## wip/delta
// top
module top(
    input logic     clk, 
    input logic     SW, 
    input logic     BOOT, 
    input logic [63:0] seed,
    output logic    _48b, 
    output logic    _45a
);
For scale: ~3,300 cells after synthesis, roughly 140 flip-flops, about 69 I/O pins, roughly 0.026 mm2 of cells after synthesis.
clock: 8.88 ns
lec_check: 0
cap_margin: 25
cell_pad_in_sites_detail_placement: 0
cell_pad_in_sites_global_placement: 1
core_aspect_ratio: 1.15
core_margin: 3
core_utilization: 40
cts_cluster_diameter: 266
cts_cluster_size: 47
gpl_routability_driven: 0
gpl_timing_driven: 0
hold_slack_margin: 0.07
place_density_lb_addon: 0.01
setup_slack_margin: 1.95
slew_margin: 40
run.sh (not shown) runs the stock make flow with config.mk's settings and CLKGATE_MAP_FILE=.
wip/delta ended with every stage complete and zero timing, DRC or antenna violations.
--- input diff wip/delta..wip/indigo ---
==> flow/config.mk <==
export PLATFORM = sky130hd
export DESIGN_NAME = top
export DESIGN_NICKNAME = top
export VERILOG_FILES = /design/flow/design.v
export SDC_FILE = /design/flow/constraint.sdc
export NUM_CORES = 4
export LEC_CHECK = 0
export CAP_MARGIN = 20
export CORE_MARGIN = 2
export CORE_UTILIZATION = 65
export CTS_CLUSTER_DIAMETER = 350
export CTS_CLUSTER_SIZE = 99
export SLEW_MARGIN = 20
==> flow/constraint.sdc <==
create_clock -name core_clock -period 7.09 [get_ports {clk}]
set_input_delay 1.4180 -clock core_clock [delete_from_list [all_inputs] [get_ports {clk}]]
set_output_delay 1.4180 -clock core_clock [all_outputs]
set_load 0.01 [all_outputs]
Findings:
- Taking wip/delta as the reference point, the chip footprint of wip/indigo falls by 39%.
- Where routed wire length is concerned, wip/delta is outperformed by wip/indigo.
- Compared with wip/delta, in wip/indigo placed instance area moved down; shortest period the worst path allows now smaller; cell area lower.
- For wip/delta, the launching element of the worst setup path was u1.current_state[10], unlike wip/indigo, where it was u1.current_state[40].
- Compared with wip/delta, highest clock rate in wip/indigo increased slightly.
- wip/indigo has detail-routed via count per cell above what wip/delta had.
- Setup slack in wip/indigo is smaller than in wip/delta.
- Compared wip/indigo against wip/delta; sequential cell area in the final layout within noise.
## Diff of input files: wip/ember against wip/indigo
--- a/flow/config.mk
+++ b/flow/config.mk
@@ -6,8 +6,10 @@
 export NUM_CORES = 4
 export LEC_CHECK = 0
+export ABC_AREA = 1
 export CAP_MARGIN = 20
 export CORE_MARGIN = 2
-export CORE_UTILIZATION = 65
-export CTS_CLUSTER_DIAMETER = 350
-export CTS_CLUSTER_SIZE = 99
+export CORE_UTILIZATION = 72
+export HOLD_SLACK_MARGIN = 0.28
+export PLACE_DENSITY_LB_ADDON = 0.04
+export SETUP_SLACK_MARGIN = 0.87
 export SLEW_MARGIN = 20
==> flow/constraint.sdc <==
create_clock -name core_clock -period 3.45 [get_ports {clk}]
set_input_delay 0.6900 -clock core_clock [delete_from_list [all_inputs] [get_ports {clk}]]
set_output_delay 0.6900 -clock core_clock [all_outputs]
set_load 0.01 [all_outputs]
Delta (wip/ember minus wip/indigo): adder and majority cell fraction of the synthesized area has decreased; height of the chip stayed essentially flat; total nets after synthesis higher. A top logic cell family in the synthesized netlist of simple AND/OR/NAND/NOR gates is what wip/ember shows, while XOR/XNOR gates belongs to wip/indigo. Flow for wip/ember halted at clock tree synthesis, error code DPL-0038.
Setup changes, wip/ember to wip/zinc
--- a/flow/config.mk
+++ b/flow/config.mk
@@ -6,10 +6,9 @@
 export NUM_CORES = 4
 export LEC_CHECK = 0
-export ABC_AREA = 1
 export CAP_MARGIN = 20
 export CORE_MARGIN = 2
 export CORE_UTILIZATION = 72
-export HOLD_SLACK_MARGIN = 0.28
 export PLACE_DENSITY_LB_ADDON = 0.04
-export SETUP_SLACK_MARGIN = 0.87
+export SETUP_SLACK_MARGIN = 1.34
 export SLEW_MARGIN = 20
+export TNS_END_PERCENT = 5
==> flow/constraint.sdc <==
create_clock -name core_clock -period 5.16 [get_ports {clk}]
set_input_delay 1.0320 -clock core_clock [delete_from_list [all_inputs] [get_ports {clk}]]
set_output_delay 1.0320 -clock core_clock [all_outputs]
set_load 0.01 [all_outputs]
Results
For wip/ember, the largest combinational cell category by area was simple AND/OR/NAND/NOR gates, unlike wip/zinc, where it was XOR/XNOR gates.
Going from wip/ember to wip/zinc, floorplan core area shrank by more than 10%.
Diff wip/ember -> wip/zinc | cell count after placement | down by more than a quarter
wip/zinc finished every step from synthesis to the final layout, and the layout passed the timing, design-rule and antenna checks.
Diff wip/ember -> wip/zinc | Yosys chip area | decrease of about 10%
wip/zinc: width of the die 5.0% below wip/ember
Changes observed in wip/zinc relative to wip/ember: number of rows created at floorplan lost about 5.4%, gate count after technology mapping lost 1,946.
The die used by wip/zinc is smaller than the one used by wip/ember.
Compared with wip/ember, wip/zinc shows a higher placement-stage worst setup slack.
What wip/umber does differently from wip/zinc at the input level:
--- a/flow/config.mk
+++ b/flow/config.mk
@@ -9,6 +9,7 @@
 export CORE_MARGIN = 2
 export CORE_UTILIZATION = 72
+export CTS_CLUSTER_SIZE = 22
+export MAX_ROUTING_LAYER = met4
 export PLACE_DENSITY_LB_ADDON = 0.04
-export SETUP_SLACK_MARGIN = 1.34
+export SETUP_SLACK_MARGIN = 0.87
 export SLEW_MARGIN = 20
-export TNS_END_PERCENT = 5
==> flow/constraint.sdc <==
create_clock -name core_clock -period 4.74 [get_ports {clk}]
set_input_delay 0.9480 -clock core_clock [delete_from_list [all_inputs] [get_ports {clk}]]
set_output_delay 0.9480 -clock core_clock [all_outputs]
set_load 0.01 [all_outputs]
Notes after the runs:
- wip/umber never completed, since it errored out during global routing.
- Compare wip/zinc and wip/umber | number of placed instances with taps included lower: wip/zinc
- Compared to wip/zinc, wip/umber has post-cts sizing count 212 higher.
- Compared with wip/zinc, in wip/umber fraction of registers with async set/reset saw little to no change, final RePlAce weighted congestion down 0.015, setup fix buffers added after clock tree synthesis went up 225.
Modified inputs, wip/lagoon compared to wip/umber
--- a/flow/config.mk
+++ b/flow/config.mk
@@ -6,10 +6,9 @@
 export NUM_CORES = 4
 export LEC_CHECK = 0
+export ABC_AREA = 1
 export CAP_MARGIN = 20
 export CORE_MARGIN = 2
 export CORE_UTILIZATION = 72
-export CTS_CLUSTER_SIZE = 22
-export MAX_ROUTING_LAYER = met4
-export PLACE_DENSITY_LB_ADDON = 0.04
-export SETUP_SLACK_MARGIN = 0.87
+export CTS_CLUSTER_DIAMETER = 393
+export CTS_CLUSTER_SIZE = 98
 export SLEW_MARGIN = 20
==> flow/constraint.sdc <==
create_clock -name core_clock -period 4.98 [get_ports {clk}]
set_input_delay 0.9960 -clock core_clock [delete_from_list [all_inputs] [get_ports {clk}]]
set_output_delay 0.9960 -clock core_clock [all_outputs]
set_load 0.01 [all_outputs]
Notes after the runs:
Diff wip/umber -> wip/lagoon: number of resized instances in the post-cts repair step dropped 343, instance tally after logic synthesis has increased, yosys synthesis chip area rose 11%, cell total in the yosys stat output now larger.
wip/lagoon completed; timing, DRC and antenna clean
Looking only at sequential cell area fraction in the yosys report, and setting everything else aside, the higher value of wip/umber and wip/lagoon goes to wip/umber.
Of wip/umber and wip/lagoon, wip/umber shows the lower horizontal extent of the die, with wip/lagoon above it.

exp/lagoon:
The RTL this note starts from:
==> flow/design.v <==
module values (
    input logic       clk,
    input logic       rst_n,       
    input logic       newframe,   
    input logic [5:0] pixel,       
    input logic [63:0] seed,       
    output logic [7:0] read_data,
    output logic [63:0] debug_grid  
);
    logic [63:0] current_state;
    logic [63:0] next_state;
    logic [31:0] frame_counter;    
    logic update_frame;            
    always_ff @(posedge clk) begin
        if (!rst_n) begin
            current_state <= seed;   
        end else if (newframe) begin
            current_state <= next_state;
        end
    end
    assign debug_grid = current_state;
always_comb begin 
    integer x_offset, y_offset;
    logic [5:0] neighbor_count[64];
    next_state = 64'b0;
    if (newframe) begin
        int neighbor_counter;
        logic [2:0] row;
        logic [2:0] col;
        logic is_alive;
        logic becomes_alive;
        for (int i = 0; i < 64; i++) begin
            neighbor_counter = 0;
            row = i / 8;  
            col = i % 8;   
            for (x_offset = -1; x_offset <= 1; x_offset = x_offset + 1) begin
                for (y_offset = -1; y_offset <= 1; y_offset = y_offset + 1) begin
                    if (!(x_offset == 0 && y_offset == 0)) begin
                        logic [5:0] neighbor_index;
                        logic [2:0] new_row, new_col;
                        if ((row + x_offset >= 0) && (row + x_offset < 8) &&
                            (col + y_offset >= 0) && (col + y_offset < 8)) begin
                            new_row = row + x_offset;
                            new_col = col + y_offset;
                            neighbor_index = new_row * 8 + new_col;
                            if (current_state[neighbor_index]) begin
                                neighbor_counter = neighbor_counter + 1;
                            end
                        end
                        else begin
                            neighbor_index =0;
                            new_row = 0;
                            new_col = 0;
                        end
                    end
                end
            end
            is_alive = current_state[i];
            becomes_alive = (is_alive && (neighbor_counter == 2 || neighbor_counter == 3)) ||
                (!is_alive && (neighbor_counter == 3));
            next_state[i] = becomes_alive;
        end
    end
    else begin
        next_state = current_state;  
        x_offset = 0;
        y_offset = 0;
    end
end
always_comb begin
    if (current_state[pixel]) begin
        read_data = 8'hFF;  
    end else begin
        read_data = 8'h00;  
    end
end
endmodule
module ws2812b(
    input logic clk, 
    input logic rst_n,
    input logic serial_in, 
    input logic transmit, 
    output logic ws2812b_out, 
    output logic shift
);
    localparam IDLE = 1'b0;  
    localparam TRANSMITTING = 1'b1;
    localparam T0_CYCLE_COUNT = 4'd5;
    localparam T1_CYCLE_COUNT = 4'd10;
    localparam MAX_CYCLE_COUNT = 4'd15;
    logic state;
    logic [3:0] cycle_count;
    logic bit_being_sent;
    always_ff @(posedge clk) begin
        if (!rst_n) begin
            state <= IDLE;
            cycle_count <= 4'd0;
            bit_being_sent <= 1'b0;
        end else
        unique case (state)
            IDLE:
                if (transmit == 1'b1) begin
                    state <= TRANSMITTING;  
                    cycle_count <= 4'd0;  
                    bit_being_sent <= serial_in;
                end
            TRANSMITTING:  
                if (transmit == 1'b0) begin
                    state <= IDLE;  
                end
                else if (cycle_count == MAX_CYCLE_COUNT - 1) begin  
                    cycle_count <= 4'd0;
                    bit_being_sent <= serial_in;
                end
                else begin
                    cycle_count <= cycle_count + 1;
                end
        endcase
    end
    always_comb begin
        if (state == TRANSMITTING)
            if (bit_being_sent == 1'b0)  
                ws2812b_out = (cycle_count < T0_CYCLE_COUNT);  
            else
                ws2812b_out = (cycle_count < T1_CYCLE_COUNT);  
        else
            ws2812b_out = 1'b0;  
    end
    assign shift = (state == TRANSMITTING) && (cycle_count == 4'd0);  
endmodule
module controller (
    input logic clk, 
    input logic rst_n,
    output logic load_sreg, 
    output logic transmit_pixel, 
    output logic [5:0] pixel, 
    output logic newframe
);
    localparam TRANSMIT_FRAME       = 1'b0;
    localparam IDLE                 = 1'b1;
    localparam [2:0] READ_CH_VALS   = 3'b001;
    localparam [2:0] LOAD_SREG      = 3'b010;
    localparam [2:0] TRANSMIT_PIXEL = 3'b100;
    localparam [8:0] TRANSMIT_CYCLES    = 9'd360;        
    localparam [19:0] IDLE_CYCLES       = 20'd3600;      
    logic state;
    logic next_state;
    logic [2:0] transmit_phase;
    logic [2:0] next_transmit_phase;
    logic [5:0] pixel_counter;
    logic [5:0] frame_counter;  
    logic [8:0] transmit_counter;
    logic [19:0] idle_counter;
    logic transmit_pixel_done;
    logic idle_done;
    assign transmit_pixel_done = (transmit_counter == TRANSMIT_CYCLES - 1);
    assign idle_done = (idle_counter == IDLE_CYCLES - 1);
    always_ff @(posedge clk) begin
        if (!rst_n) begin
            state <= TRANSMIT_FRAME;
            transmit_phase <= READ_CH_VALS;
        end else begin
            state <= next_state;
            transmit_phase <= next_transmit_phase;
        end
    end
    always_comb begin
        next_state = 1'bx;
        unique case (state)
            TRANSMIT_FRAME:
                if ((pixel_counter == 6'd0) && (transmit_pixel_done))
                    next_state = IDLE;
                else
                    next_state = TRANSMIT_FRAME;
            IDLE:
                if (idle_done)
                    next_state = TRANSMIT_FRAME;
                else
                    next_state = IDLE;
        endcase
    end
    always_comb begin
        next_transmit_phase = READ_CH_VALS;
        if (state == TRANSMIT_FRAME) begin
            case (transmit_phase)
                READ_CH_VALS:
                    next_transmit_phase = LOAD_SREG;
                LOAD_SREG:
                    next_transmit_phase = TRANSMIT_PIXEL;
                TRANSMIT_PIXEL:
                    next_transmit_phase = transmit_pixel_done ? READ_CH_VALS : TRANSMIT_PIXEL;
            endcase
        end
    end
    always_ff @(posedge clk) begin
        if (!rst_n) begin
            pixel_counter <= 6'd63;
        end else if ((state == TRANSMIT_FRAME) && transmit_pixel_done) begin
            pixel_counter <= pixel_counter - 1;
        end
    end
    always_ff @(posedge clk) begin
        if (!rst_n) begin
            newframe <= 1'b0;
            frame_counter <= 6'd0;
        end else if (idle_done) begin
            if (frame_counter == 6'd1) begin
                newframe <= 1'b1;
                frame_counter <= 6'd0;
            end else begin
                newframe <= 1'b0;
                frame_counter <= frame_counter + 6'd1;
            end
        end else begin
            newframe <= 1'b0;
        end
    end
    always_ff @(posedge clk) begin
        if (!rst_n) begin
            transmit_counter <= 9'd0;
        end else if (transmit_phase == TRANSMIT_PIXEL) begin
            transmit_counter <= transmit_counter + 1;
        end
        else begin
            transmit_counter <= 9'd0;
        end
    end
    always_ff @(posedge clk) begin
        if (!rst_n) begin
            idle_counter <= 20'd0;
        end else if (state == IDLE) begin
            idle_counter <= idle_counter + 1;
        end
        else begin
            idle_counter <= 20'd0;
        end
    end
    assign pixel = pixel_counter;
    assign load_sreg = (transmit_phase == LOAD_SREG);
    assign transmit_pixel = (transmit_phase == TRANSMIT_PIXEL);
endmodule
module top(
    input logic     clk, 
    input logic     SW, 
    input logic     BOOT, 
    input logic [63:0] seed,
    output logic    _48b, 
    output logic    _45a
);
    logic [7:0] read_data;
    logic [5:0] pixel;
    logic newframe; 
    logic [23:0] shift_reg;  
    logic load_sreg;
    logic transmit_pixel;
    logic shift; 
    logic ws2812b_out;
    logic [63:0] pixel_control;
    logic [63:0] next_pixel_control;  
    logic [5:0] pixel_index;  
    logic [1:0] flipper;  
    values u1 (
        .clk         (clk), 
        .rst_n       (SW),  
        .newframe    (newframe), 
        .pixel        (pixel),
        .seed        (seed),
        .read_data     (read_data),
        .debug_grid  ()
    );
    ws2812b u4 (  
        .clk            (clk), 
        .rst_n          (SW),
        .serial_in      (shift_reg[23]),  
        .transmit       (transmit_pixel),  
        .ws2812b_out    (ws2812b_out), 
        .shift          (shift)
    );
    controller u5 (
        .clk            (clk), 
        .rst_n          (SW),
        .load_sreg      (load_sreg), 
        .transmit_pixel (transmit_pixel), 
        .pixel          (pixel),  
        .newframe          (newframe)  
    );
    always_ff @(posedge clk) begin
        if (!SW) begin
            flipper = 2'b00;
            shift_reg <= 24'd0;
        end else begin
        if(newframe) begin
            flipper = flipper + 1;
            if (flipper == 2'b11) begin
                flipper = 2'b00;
            end
        end
        if (load_sreg) begin  
            unique case (flipper)
                2'b00:
                    shift_reg <= { read_data, 16'd0 };
                2'b01:
                    shift_reg <= { 8'd0, read_data, 8'd0 };
                2'b10:
                    shift_reg <= { 16'd0, read_data };
                2'b11:  
                    shift_reg <= { 16'd0, read_data };
            endcase
        end
        else if (shift) begin
            shift_reg <= { shift_reg[22:0], 1'b0 }; 
        end
        end
    end
    assign _48b = ws2812b_out;  
    assign _45a = ~ws2812b_out;  
endmodule
make LEC_CHECK=0 CAP_MARGIN=15 CELL_PAD_IN_SITES_DETAIL_PLACEMENT=0 CELL_PAD_IN_SITES_GLOBAL_PLACEMENT=3 CORE_MARGIN=2 CORE_UTILIZATION=47 CTS_CLUSTER_DIAMETER=275 MAX_ROUTING_LAYER=met4 PLACE_DENSITY_LB_ADDON=0.11 SETUP_SLACK_MARGIN=0.87 SLEW_MARGIN=20 TNS_END_PERCENT=75 finish   # period 5.19 ns
For exp/lagoon, the flow was terminated by a tool error in global placement without I/O and produced no final design.
Input changes introduced in exp/tundra (baseline for comparison: exp/lagoon):
==> flow/config.mk <==
export PLATFORM = sky130hd
export DESIGN_NAME = top
export DESIGN_NICKNAME = top
export VERILOG_FILES = /design/flow/design.v
export SDC_FILE = /design/flow/constraint.sdc
export NUM_CORES = 4
export LEC_CHECK = 0
export CAP_MARGIN = 20
export CORE_MARGIN = 2
export CORE_UTILIZATION = 72
export CTS_CLUSTER_DIAMETER = 28
export MAX_ROUTING_LAYER = met4
export PLACE_DENSITY_LB_ADDON = 0.07
export SETUP_SLACK_MARGIN = 1.26
export SLEW_MARGIN = 20
==> flow/constraint.sdc <==
create_clock -name core_clock -period 4.96 [get_ports {clk}]
set_input_delay 0.9920 -clock core_clock [delete_from_list [all_inputs] [get_ports {clk}]]
set_output_delay 0.9920 -clock core_clock [all_outputs]
set_load 0.01 [all_outputs]
## What came out
- exp/tundra got as far as global routing, where a tool error ended the run.
- Seen in the log of exp/lagoon: FLW-0024 during global placement without I/O, after which the run never completed.
- Post-synthesis cell type count: exp/tundra vs exp/lagoon identical
- Number of nets at floorplan: exp/tundra vs exp/lagoon identical
- The number of placement rows in exp/lagoon is 1.2 times that in exp/tundra.
- AND-OR/OR-AND share of the synthesized area of exp/lagoon is on par with exp/tundra.
- exp/tundra vs exp/lagoon — area of the core region dropped by more than a quarter
- exp/lagoon -> exp/tundra: post-synth area from yosys stat flat
- From exp/tundra to exp/lagoon, area after synthesis did not move at all.
- In the flow results for exp/tundra and exp/lagoon, the share of the core filled by cells before placement is smaller on exp/lagoon.
- exp/tundra reports a lower die size than exp/lagoon does.
- Overall die width, exp/tundra and exp/lagoon: lower on exp/tundra
- exp/tundra ends up with lower floorplan die height than exp/lagoon does.
#### Input delta (exp/juniper over exp/tundra)
--- a/flow/config.mk
+++ b/flow/config.mk
@@ -10,6 +10,5 @@
 export CORE_UTILIZATION = 72
-export CTS_CLUSTER_DIAMETER = 28
-export MAX_ROUTING_LAYER = met4
-export PLACE_DENSITY_LB_ADDON = 0.07
-export SETUP_SLACK_MARGIN = 1.26
+export PLACE_DENSITY = 0.65
+export SETUP_SLACK_MARGIN = -0.29
 export SLEW_MARGIN = 20
+export TNS_END_PERCENT = 5
==> flow/constraint.sdc <==
create_clock -name core_clock -period 4.25 [get_ports {clk}]
set_input_delay 0.8500 -clock core_clock [delete_from_list [all_inputs] [get_ports {clk}]]
set_output_delay 0.8500 -clock core_clock [all_outputs]
set_load 0.01 [all_outputs]
### Flow results
exp/juniper -> stages 100% | layout checks FAIL | negative setup slack. Height of the chip came out exactly the same in exp/juniper and exp/tundra. exp/juniper vs exp/tundra: number of buffers inserted by post-CTS setup repair down in exp/juniper. Per the comparison of exp/juniper with exp/tundra, final HPWL from detailed placement has remained practically unchanged, adder-cell area share of the yosys netlist has remained practically unchanged, number of gates resized after CTS went down 446, final weighted congestion in routability-driven placement rose by 1.9%, cell area after placement barely changed. The run showing the smaller cell count after placement is exp/tundra.
Input-level comparison between exp/umber and exp/juniper:
--- a/flow/config.mk
+++ b/flow/config.mk
@@ -7,2 +7,3 @@
 export LEC_CHECK = 0
+export ABC_AREA = 1
 export CAP_MARGIN = 20
@@ -10,5 +11,4 @@
 export CORE_UTILIZATION = 72
-export PLACE_DENSITY = 0.65
-export SETUP_SLACK_MARGIN = -0.29
+export CTS_CLUSTER_DIAMETER = 204
+export PLACE_DENSITY_LB_ADDON = 0.07
 export SLEW_MARGIN = 20
-export TNS_END_PERCENT = 5
==> flow/constraint.sdc <==
create_clock -name core_clock -period 4.05 [get_ports {clk}]
set_input_delay 0.8100 -clock core_clock [delete_from_list [all_inputs] [get_ports {clk}]]
set_output_delay 0.8100 -clock core_clock [all_outputs]
set_load 0.01 [all_outputs]
--- outcome ---
exp/umber terminated abnormally: global routing reported GRT-0232.
Going from exp/juniper to exp/umber, die size picked up an extra about 11%, arithmetic-cell share of the synthesized area counting full adders, half adders and majority gates moved down, floorplan row count moved up, area reported by Yosys stat rose about 11%.
Looking at share of synthesized area occupied by flip-flops and latches, exp/umber sits 1.3 points lower than exp/juniper does.
The inputs of exp/xenon differ from those of exp/umber as listed below.
--- a/flow/config.mk
+++ b/flow/config.mk
@@ -7,3 +7,2 @@
 export LEC_CHECK = 0
-export ABC_AREA = 1
 export CAP_MARGIN = 20
@@ -11,3 +10,2 @@
 export CORE_UTILIZATION = 72
-export CTS_CLUSTER_DIAMETER = 204
 export PLACE_DENSITY_LB_ADDON = 0.07
==> flow/constraint.sdc <==
create_clock -name core_clock -period 4.96 [get_ports {clk}]
set_input_delay 0.9920 -clock core_clock [delete_from_list [all_inputs] [get_ports {clk}]]
set_output_delay 0.9920 -clock core_clock [all_outputs]
set_load 0.01 [all_outputs]
exp/xenon completed end to end with timing, DRC and antenna clean. exp/umber terminated abnormally: global routing reported GRT-0232. Taking exp/umber as the reference point, the floorplan row count of exp/xenon falls by 4. When exp/xenon is measured against exp/umber, its AND-OR/OR-AND share of the synthesized area turns out 9.2 points higher. Compared with exp/umber, exp/xenon shows average instance area after synthesis that has gone up by more than a quarter. Changes observed in exp/xenon relative to exp/umber: routability congestion estimate lost 0.041; post-CTS setup buffer count lost 259. | die size | exp/xenon vs exp/umber | better |. Core area (exp/xenon vs. exp/umber) decreases by more than 10%. For the total standard cell area after synthesis, exp/xenon came in about 10% lower than exp/umber did.
